wip/xenon:
==> flow/design.v <==
`timescale 1ns / 1ps
module cla_slice_part(g,p,a,b);
 input a, b;
 output g;  
 output p;  
 assign g = a & b;
 assign p = a ^ b;
endmodule
module CarryPropagateGenerateUnit( g,p,a,b);
	input  [15:0] a,b;
	output [15:0] g,p;
	cla_slice_part s0(g[0],p[0],a[0],b[0]);
	cla_slice_part s1(g[1],p[1],a[1],b[1]);
	cla_slice_part s2(g[2],p[2],a[2],b[2]);
	cla_slice_part s3(g[3],p[3],a[3],b[3]);
	cla_slice_part s4(g[4],p[4],a[4],b[4]);
	cla_slice_part s5(g[5],p[5],a[5],b[5]);
	cla_slice_part s6(g[6],p[6],a[6],b[6]);
	cla_slice_part s7(g[7],p[7],a[7],b[7]);
	cla_slice_part s8(g[8],p[8],a[8],b[8]);
	cla_slice_part s9(g[9],p[9],a[9],b[9]);
	cla_slice_part s10(g[10],p[10],a[10],b[10]);
	cla_slice_part s11(g[11],p[11],a[11],b[11]);
	cla_slice_part s12(g[12],p[12],a[12],b[12]);
	cla_slice_part s13(g[13],p[13],a[13],b[13]);
	cla_slice_part s14(g[14],p[14],a[14],b[14]);
	cla_slice_part s15(g[15],p[15],a[15],b[15]);
endmodule
module SixteenBitSummationUnit(sum,p,carry,cin);
  input [14:0] carry;
  input cin;
  input [15:0] p;
  output [15:0] sum;
  assign sum[0] = p[0] ^ cin;
  assign sum[1] = p[1] ^ carry[0];
  assign sum[2] = p[2] ^ carry[1];
  assign sum[3] = p[3] ^ carry[2];
  assign sum[4] = p[4] ^ carry[3];
  assign sum[5] = p[5] ^ carry[4];
  assign sum[6] = p[6] ^ carry[5];
  assign sum[7] = p[7] ^ carry[6];
  assign sum[8] = p[8] ^ carry[7];
  assign sum[9] = p[9] ^ carry[8];
  assign sum[10] = p[10] ^ carry[9];
  assign sum[11] = p[11] ^ carry[10];
  assign sum[12] = p[12] ^ carry[11];
  assign sum[13] = p[13] ^ carry[12];
  assign sum[14] = p[14] ^ carry[13];
  assign sum[15] = p[15] ^ carry[14];
endmodule
module four_bit_block_cla(P,G,carry,p,g,cin);
	input [3:0] p,g;
	input cin;
	output [2:0] carry;
	output P,G;
	assign	carry[0] = 	g[0] |
											cin & p[0];
	assign	carry[1] =  g[1] |
											g[0] & p[1] |
											cin  &  p[0] & p[1];
	assign	carry[2] =  g[2] |
											g[1] & p[2] |
											g[0] & p [1] & p[2] |
											cin  & p[0] & p[1] & p[2];
	assign	P = p[0] & p[1] & p[2] & p[3];
	assign	G = g[3] | 
							g[2] & p[3] |
							g[1] & p[2] & p[3] |
							g[0] & p[1] & p[2] & p[3];
endmodule
module cla_16_two_level(sum,cout,a,b,cin);
	input [15:0] a, b;
	input cin;
	output [15:0] sum;
	output  cout;
	wire [15:0]   g, p,carry;  
	wire [3:0]  G,P;
	assign carry[3]  = G[0] | cin & P[0];
	assign carry[7]  = G[1] | G[0] & P[1] | cin & P[0] & P[1]; 
	assign carry[11] = G[2] |
										 G[1] & P[2] |
										 G[0] & P[1] & P[2] | 
										 cin  & P[0] & P[1] & P[2];
	assign cout = G[3] |
								G[2] & P[3] |
								G[1] & P[2] & P[3] |
								G[0] & P[1] & P[2] & P[3] |
								cin   & P[0] & P[1] & P[2] & P[3];
	CarryPropagateGenerateUnit   CPGU( g,p,a,b);
	four_bit_block_cla FBBC0(P[0],G[0],carry[2:0],p[3:0],g[3:0],cin);     
	four_bit_block_cla FBBC1(P[1],G[1],carry[6:4],p[7:4],g[7:4],carry[3]);   
	four_bit_block_cla FBBC2(P[2],G[2],carry[10:8],p[11:8],g[11:8],carry[7]);
	four_bit_block_cla FBBC3(P[3],G[3],carry[14:12],p[15:12],g[15:12],carry[11]); 
	SixteenBitSummationUnit TTBSU(sum,p,carry[14:0],cin);
endmodule
`timescale 1ns / 1ps
module xnew2(
	output reg [15:0] x,
	input [15:0] x0,
	input [15:0] y,
	input cin,
	input reset,
	input stop,
	input clk
	);
	wire [15:0] sum,a,b;
	wire cout;	 
	cla_16_two_level alu(sum,cout,a,b,cin);
	assign a=x;
	assign b=cin?(~y):y;
	always @(posedge clk)
	begin
		if(reset)
		begin
			x<=x0;
		end
		else
		begin
			if(!stop)
			begin
				x<=sum;
			end
			else
			begin
				x<=x;
			end
		end
	end
endmodule
`timescale 1ns / 1ps
module ynew2(
	output reg [15:0] y,
	input [15:0] y0,
	input [15:0] x,
	input cin,
	input reset,
	input stop,
	input clk
	);
	wire [15:0] sum,a,b;
	wire cout;	 
	cla_16_two_level alu(sum,cout,a,b,cin);
	assign a=y;
	assign b=cin?(~x):x;
	always @(posedge clk)
	begin
		if(reset)
		begin
			y<=y0;
		end
		else
		begin
			if(!stop)
			begin
				y<=sum;
			end
			else
			begin
				y<=y;
			end
		end	
	end
endmodule
`timescale 1ns / 1ps
module znew2(
	output reg [15:0] z,
	output zsign,
	input [15:0] z0,
	input [15:0] zrom,
	input cin,
	input reset,
	input stop,
	input clk
	);
	wire [15:0] sum,a,b;
	wire cout;	 
	cla_16_two_level alu(sum,cout,a,b,cin);
	assign a=z;
	assign b=cin?(~zrom):zrom;
	always @(posedge clk)
	begin
		if(reset)
		begin
			z<=z0;
		end
		else
		begin
			if(!stop)
				z<=sum;
			else
				z<=z;
		end	
	end
	assign zsign=z[15];
endmodule
`timescale 1ns / 1ps
module datapathnew2(
	output [15:0] x,
	output [15:0] y,
	input [15:0] z0,
	input [3:0] i,
	input reset,
	input stop,
	input clk
	); 
	parameter xinit=16'b0010_0110_1101_1101;	 
	parameter yinit=16'b0;
	reg [15:0] zrom_q;
	wire [15:0] xval,yval,zval;
	wire [15:0] x0,y0;
	wire [15:0] z;
	wire zsign;
	always @(*)
	begin
		case(i)
			4'd0: zrom_q=16'b0011_0010_0100_0011;
			4'd1: zrom_q=16'b0001_1101_1010_1100;
			4'd2: zrom_q=16'b0000_1111_1010_1101;
			4'd3: zrom_q=16'b0000_0111_1111_0101;
			4'd4: zrom_q=16'b0000_0011_1111_1110;
			4'd5: zrom_q=16'b0000_0001_1111_1111;
			4'd6: zrom_q=16'b0000_0000_1111_1111;
			4'd7: zrom_q=16'b0000_0000_0111_1111;
			4'd8: zrom_q=16'b0000_0000_0011_1111;
			4'd9: zrom_q=16'b0000_0000_0001_1111;
			4'd10: zrom_q=16'b0000_0000_0000_1111;
			4'd11: zrom_q=16'b0000_0000_0000_0111;
			4'd12: zrom_q=16'b0000_0000_0000_0011;
			4'd13: zrom_q=16'b0000_0000_0000_0001;
			4'd14: zrom_q=16'b0;
			4'd15: zrom_q=16'b0;
			default: zrom_q=16'b0;
		endcase
	end
	xnew2 xmod(x,x0,yval,xcin,reset,stop,clk);
	ynew2 ymod(y,y0,xval,ycin,reset,stop,clk);
	znew2 zmod(z,zsign,z0,zval,zcin,reset,stop,clk);
	assign x0=xinit;
	assign y0=yinit;
	assign xval=$signed(x)>>>i;
	assign yval=$signed(y)>>>i;
	assign zval=zrom_q;
	assign xcin=zsign?1'b0:1'b1;
	assign ycin=zsign?1'b1:1'b0;
	assign zcin=zsign?1'b0:1'b1;
endmodule
`timescale 1ns / 1ps
module cordic_sincos(
	input clk,
	input rst,
	input start,
	input [15:0] z0,
	output ready,
	output reg done,
	output [15:0] x,
	output [15:0] y
	);
	reg busy;
	reg [3:0] cnt;
	wire load;
	assign ready = ~busy;
	assign load = rst | (start & ~busy);
	always @(posedge clk)
	begin
		if(rst)
		begin
			busy <= 1'b0;
			cnt <= 4'd0;
			done <= 1'b0;
		end
		else
		begin
			done <= 1'b0;
			if(!busy)
			begin
				cnt <= 4'd0;
				if(start)
					busy <= 1'b1;
			end
			else
			begin
				cnt <= cnt + 4'd1;
				if(cnt == 4'd15)
				begin
					busy <= 1'b0;
					done <= 1'b1;
				end
			end
		end
	end
	datapathnew2 dp(x,y,z0,cnt,load,~busy,clk);
endmodule
export LEC_CHECK = 0
export ABC_AREA = 0
export CAP_MARGIN = 20
export CORE_ASPECT_RATIO = 1.91
export CORE_MARGIN = 2
export CORE_UTILIZATION = 47
export CTS_CLUSTER_DIAMETER = 209
export CTS_CLUSTER_SIZE = 99
export SLEW_MARGIN = 20
export TNS_END_PERCENT = 15
create_clock -name core_clock -period 5.0 [get_ports {clk}]
run.sh (not shown) runs the stock make flow with config.mk's settings and CLKGATE_MAP_FILE=.
Setup changes, wip/xenon to wip/harbor
Settings: a change of ABC_AREA from 0 to 1; a change of SLEW_MARGIN from 20 to 0; an added MAX_ROUTING_LAYER of met4; a change of CORE_UTILIZATION from 47 to 40; an added CELL_PAD_IN_SITES_GLOBAL_PLACEMENT of 2; a deleted TNS_END_PERCENT that had been 15; a deleted CTS_CLUSTER_DIAMETER that had been 209; a deleted CTS_CLUSTER_SIZE that had been 99; a deleted CORE_ASPECT_RATIO that had been 1.91; a change of CAP_MARGIN from 20 to 35; an added GPL_TIMING_DRIVEN of 1.
- wip/harbor vs wip/xenon, reported clock group power went up by about 10%.
- Diff wip/xenon -> wip/harbor: worst endpoint required time has increased, number of cells produced by synthesis saw an increase, placed wire-length estimate fell by 4.6%, die area now larger.
- When wip/harbor is measured against wip/xenon, its register-to-register slack turns out 0.76 ns higher.
- The clock skew after layout was comparable across wip/harbor and wip/xenon.
- Row post-synthesis xor/xnor area fraction: wip/harbor lower / wip/xenon higher
- wip/harbor against wip/xenon: combinational power lost about 24%; placed instance area went up 36 sq um.
Power is estimated from default activity; no workload was simulated.
